==> 01-03 <==
Design dual_port_ram, start of the top module:
module dual_port_ram #(
  parameter DATA_WIDTH = 8,
  parameter ADDR_WIDTH = 6
)(
  input logic clk,
  input logic rst,
  input logic [DATA_WIDTH-1 : 0] data1,
  input logic [ADDR_WIDTH-1 : 0] addr1,
  input logic enable1,
  input logic [DATA_WIDTH-1 : 0] data2,
  input logic [ADDR_WIDTH-1 : 0] addr2,
  input logic enable2,
  output logic [DATA_WIDTH-1 : 0] q1,
  output logic [DATA_WIDTH-1 : 0] q2
);
Settings: LEC_CHECK=0, CAP_MARGIN=20, CORE_MARGIN=2, CORE_UTILIZATION=58, MAX_ROUTING_LAYER=met4, SETUP_SLACK_MARGIN=0.58, SLEW_MARGIN=20; clock period 5.31 ns.
run.sh (not shown) runs the stock make flow with config.mk's settings and CLKGATE_MAP_FILE=.
==> inputs of 07-12, as changes to 01-03 <==
CELL_PAD_IN_SITES_DETAIL_PLACEMENT = 1   (was unset)
CELL_PAD_IN_SITES_GLOBAL_PLACEMENT = 3   (was unset)
CORE_ASPECT_RATIO = 1.36   (was unset)
CORE_MARGIN = 6   (was 2)
CORE_UTILIZATION = 61   (was 58)
CTS_CLUSTER_SIZE = 50   (was unset)
GPL_ROUTABILITY_DRIVEN = 0   (was unset)
MAX_ROUTING_LAYER = met5   (was met4)
MIN_ROUTING_LAYER = met2   (was unset)
PLACE_DENSITY_LB_ADDON = 0.15   (was unset)
SETUP_SLACK_MARGIN = unset   (was 0.58)
SLEW_MARGIN = 15   (was 20)
==> flow/constraint.sdc (replaced) <==
create_clock -name core_clock -period 10.0 [get_ports {clk}]
set_input_delay 2.0000 -clock core_clock [delete_from_list [all_inputs] [get_ports {clk}]]
set_output_delay 2.0000 -clock core_clock [all_outputs]
set_load 0.01 [all_outputs]
==> run summary <==
run metrics: nets in the synthesized netlist 2476, Post-Synth Simple-Gate Area 4.78%, y dimension of the die 278 um, post-synthesis instance total 2444, die width 208 um, library cell with the largest summed area after synthesis edfxtp_1, status aborted with a tool error, run-stopping error [ERROR FLW-0024] Place density exceeds 1.0 (current PLACE_DENSITY_LB_ADDON =  0.15). Please check if the value of  PLACE_DENSITY_LB_ADDON is between 0 and 0.99., sequential element share of the synthesized area 49.3%, number of placement rows 97, Chip Area 57900 um2, share of the core filled by cells before placement 61.9%, Stopped at 3_1_place_gp_skip_io, Core Region 51500 um2, xor/xnor share of the synthesized area 0%, number of warnings reported in the yosys synthesis log 1
-- figures above: 07-12

==> run summary <==
flow finished, numbers: status no timing/DRC/antenna violations, nets in the synthesized netlist 2476, die width 238 um, share of the core filled by cells before placement 58.9%, sequential element share of the synthesized area 49.3%, library cell with the largest summed area after synthesis edfxtp_1, unrepaired setup endpoints after global routing false, number of placement rows 85, number of warnings reported in the yosys synthesis log 1, least setup slack across all paths after layout 1.12 ns, number of sequential cells 528, Worst Skew 0.0313 ns, y dimension of the die 238 um, xor/xnor share of the synthesized area 0%, Switch Pwr 2.69 mW, most repeated library cell on the critical path buf_4, post-synthesis instance total 2444, Chip Area 56800 um2
-- figures above: 01-03



==> v36 <==
==> flow/design.v <==
module dual_port_ram #(
  parameter DATA_WIDTH = 8,
  parameter ADDR_WIDTH = 6
)(
  input logic clk,
  input logic rst,
  input logic [DATA_WIDTH-1 : 0] data1,
  input logic [ADDR_WIDTH-1 : 0] addr1,
  input logic enable1,
  input logic [DATA_WIDTH-1 : 0] data2,
  input logic [ADDR_WIDTH-1 : 0] addr2,
  input logic enable2,
  output logic [DATA_WIDTH-1 : 0] q1,
  output logic [DATA_WIDTH-1 : 0] q2
);
  logic [DATA_WIDTH-1 : 0] ram[0 : 2**(ADDR_WIDTH)-1];
  always@(posedge clk) begin
    if(rst) begin
      q1 <= 0;
      q2 <= 0;
    end else begin
      if (enable1) begin
        ram[addr1] <= data1;
      end else begin
        q1 <= ram[addr1];
      end 
      if (enable2) begin
        ram[addr2] <= data2;
      end else begin
        q2 <= ram[addr2];
      end 
    end 
  end
endmodule
==> flow/run.sh <==
#!/bin/bash
# the make line also repeats each setting of config.mk as NAME=value (left out here)
make -C /OpenROAD-flow-scripts/flow DESIGN_CONFIG=/design/flow/config.mk WORK_HOME=/design/flow/orfs CLKGATE_MAP_FILE= finish
==> flow/config.mk <==
export PLATFORM = sky130hd
export DESIGN_NAME = dual_port_ram
export DESIGN_NICKNAME = dual_port_ram
export VERILOG_FILES = /design/flow/design.v
export SDC_FILE = /design/flow/constraint.sdc
export NUM_CORES = 4
export LEC_CHECK = 0
export CAP_MARGIN = 20
export CELL_PAD_IN_SITES_DETAIL_PLACEMENT = 0
export CELL_PAD_IN_SITES_GLOBAL_PLACEMENT = 3
export CORE_ASPECT_RATIO = 1.36
export CORE_MARGIN = 6
export CORE_UTILIZATION = 61
export CTS_CLUSTER_SIZE = 50
export GPL_ROUTABILITY_DRIVEN = 0
export MAX_ROUTING_LAYER = met4
export MIN_ROUTING_LAYER = met2
export PLACE_DENSITY_LB_ADDON = 0.15
export SLEW_MARGIN = 20
==> flow/constraint.sdc <==
create_clock -name core_clock -period 10.0 [get_ports {clk}]
set_input_delay 2.0000 -clock core_clock [delete_from_list [all_inputs] [get_ports {clk}]]
set_output_delay 2.0000 -clock core_clock [all_outputs]
set_load 0.01 [all_outputs]
==> v34 (differences from v36) <==
Settings changed: CELL_PAD_IN_SITES_DETAIL_PLACEMENT 0 to not set, CELL_PAD_IN_SITES_GLOBAL_PLACEMENT 3 to not set, CORE_ASPECT_RATIO 1.36 to not set, CORE_MARGIN 6 to 2, CORE_UTILIZATION 61 to 39, CTS_CLUSTER_SIZE 50 to not set, GPL_ROUTABILITY_DRIVEN 0 to not set, MAX_ROUTING_LAYER met4 to not set, MIN_ROUTING_LAYER met2 to not set, PLACE_DENSITY_LB_ADDON 0.15 to not set.
==> flow/constraint.sdc (replaced) <==
create_clock -name core_clock -period 5.44 [get_ports {clk}]
set_input_delay 1.0880 -clock core_clock [delete_from_list [all_inputs] [get_ports {clk}]]
set_output_delay 1.0880 -clock core_clock [all_outputs]
set_load 0.01 [all_outputs]
==> v25 (differences from v36) <==
Settings changed: CELL_PAD_IN_SITES_DETAIL_PLACEMENT 0 to not set, CELL_PAD_IN_SITES_GLOBAL_PLACEMENT 3 to not set, CORE_ASPECT_RATIO 1.36 to not set, CORE_MARGIN 6 to 2, CTS_CLUSTER_SIZE 50 to not set, GPL_ROUTABILITY_DRIVEN 0 to not set, MIN_ROUTING_LAYER met2 to not set, PLACE_DENSITY_LB_ADDON 0.15 to not set, SETUP_SLACK_MARGIN set to 1.47.
==> flow/constraint.sdc (replaced) <==
create_clock -name core_clock -period 5.31 [get_ports {clk}]
set_input_delay 1.0620 -clock core_clock [delete_from_list [all_inputs] [get_ports {clk}]]
set_output_delay 1.0620 -clock core_clock [all_outputs]
set_load 0.01 [all_outputs]
==> notes <==
v36 died in global placement without I/O (3_1_place_gp_skip_io) on FLW-0024. v25 went through all stages and came out clean. v34 ran to the end with no violations.
Between v34 and v25, the lower non-clock buffer count is in v25 (gap 14).
In synthesized cell count, v36 and v34 do not differ.
Against v25, the sequential share of layout area of v34 is lower by 0.85 points.
In v25 the register-to-register slack is worse than in v34, by 0.03 ns.
Against v34, the cell area of v25 is lower by 1.9%.
Of v25 and v34, v25 has the higher critical path depth (gap 2).
Of v34 and v25, v25 has the higher core utilization (gap 24 points).


==> inputs of job 9233 <==
Starts from the design.v that is shown in full above.
Settings: LEC_CHECK=0, CAP_MARGIN=5, CELL_PAD_IN_SITES_DETAIL_PLACEMENT=2, CELL_PAD_IN_SITES_GLOBAL_PLACEMENT=0, CORE_MARGIN=5, CORE_UTILIZATION=61, CTS_CLUSTER_DIAMETER=149, CTS_CLUSTER_SIZE=71, GPL_ROUTABILITY_DRIVEN=0, GPL_TIMING_DRIVEN=0, MAX_ROUTING_LAYER=met5, PLACE_DENSITY=0.49, SETUP_SLACK_MARGIN=0.08, SLEW_MARGIN=0, TNS_END_PERCENT=95; clock period 3.62 ns.
==> job 3872: changes against job 9233 <==
Settings changed: ABC_AREA set to 1, CAP_MARGIN 5 to 20, CELL_PAD_IN_SITES_DETAIL_PLACEMENT 2 to unset, CELL_PAD_IN_SITES_GLOBAL_PLACEMENT 0 to unset, CORE_MARGIN 5 to 2, CORE_UTILIZATION 61 to 72, CTS_CLUSTER_DIAMETER 149 to unset, CTS_CLUSTER_SIZE 71 to 10, GPL_TIMING_DRIVEN 0 to unset, MAX_ROUTING_LAYER met5 to unset, PLACE_DENSITY 0.49 to unset, PLACE_DENSITY_LB_ADDON set to 0.06, SETUP_SLACK_MARGIN 0.08 to unset, SLEW_MARGIN 0 to 20, TNS_END_PERCENT 95 to 10.
==> flow/constraint.sdc (replaced) <==
create_clock -name core_clock -period 5.13 [get_ports {clk}]
set_input_delay 1.0260 -clock core_clock [delete_from_list [all_inputs] [get_ports {clk}]]
set_output_delay 1.0260 -clock core_clock [all_outputs]
set_load 0.01 [all_outputs]
==> job 5559: changes against job 9233 <==
Settings changed: CAP_MARGIN 5 to 20, CELL_PAD_IN_SITES_DETAIL_PLACEMENT 2 to unset, CELL_PAD_IN_SITES_GLOBAL_PLACEMENT 0 to unset, CORE_MARGIN 5 to 2, CORE_UTILIZATION 61 to 30, CTS_CLUSTER_DIAMETER 149 to unset, CTS_CLUSTER_SIZE 71 to unset, GPL_ROUTABILITY_DRIVEN 0 to unset, GPL_TIMING_DRIVEN 0 to unset, MAX_ROUTING_LAYER met5 to unset, PLACE_DENSITY 0.49 to unset, SETUP_SLACK_MARGIN 0.08 to unset, SLEW_MARGIN 0 to 20, TNS_END_PERCENT 95 to unset.
==> flow/constraint.sdc (replaced) <==
create_clock -name core_clock -period 5.44 [get_ports {clk}]
set_input_delay 1.0880 -clock core_clock [delete_from_list [all_inputs] [get_ports {clk}]]
set_output_delay 1.0880 -clock core_clock [all_outputs]
set_load 0.01 [all_outputs]
==> results <==
item	job 5559	job 9233	job 3872
Outcome	complete, no violations	stopped before the end	complete, no violations
Failing step	-	3_5_place_dp	-
Number of buffers created by CTS	59	-	59
Leading cell type by number of instances after synthesis	sky130_fd_sc_hd__mux2_2	sky130_fd_sc_hd__mux2_2	sky130_fd_sc_hd__nand2_1
RSZ-0062 raised after global routing	false	-	false
Largest stage delay on the critical path	810 ps	-	1140 ps
Endpoint of the most critical setup path	q1[5]	-	ram[53][1]
GR Util met3	0.0856	-	0.238
Number of instances on the worst hold path	2	-	4
Clock tree from TritonCTS	done	-	done
R2R Path End	q1[5]	-	q1[0]
Clock net power	4.10 mW	-	3.94 mW
Count of buffering cells on the critical path with inverters included	3	-	2
Fin Clk Skew	21.1 ps	-	22.7 ps
Post-detailed-placement half-perimeter wirelength	92.2 mm	-	76.1 mm
Hold-fix buffers at CTS	0	-	0
Met2 Wirelength	57.3 mm	-	49.3 mm
Finished Cell Area	0.0360 mm²	-	0.0363 mm²
Port Buffers	47	25	47
Placed insts	3773	-	5399
Power and IR drop assume default switching activity.
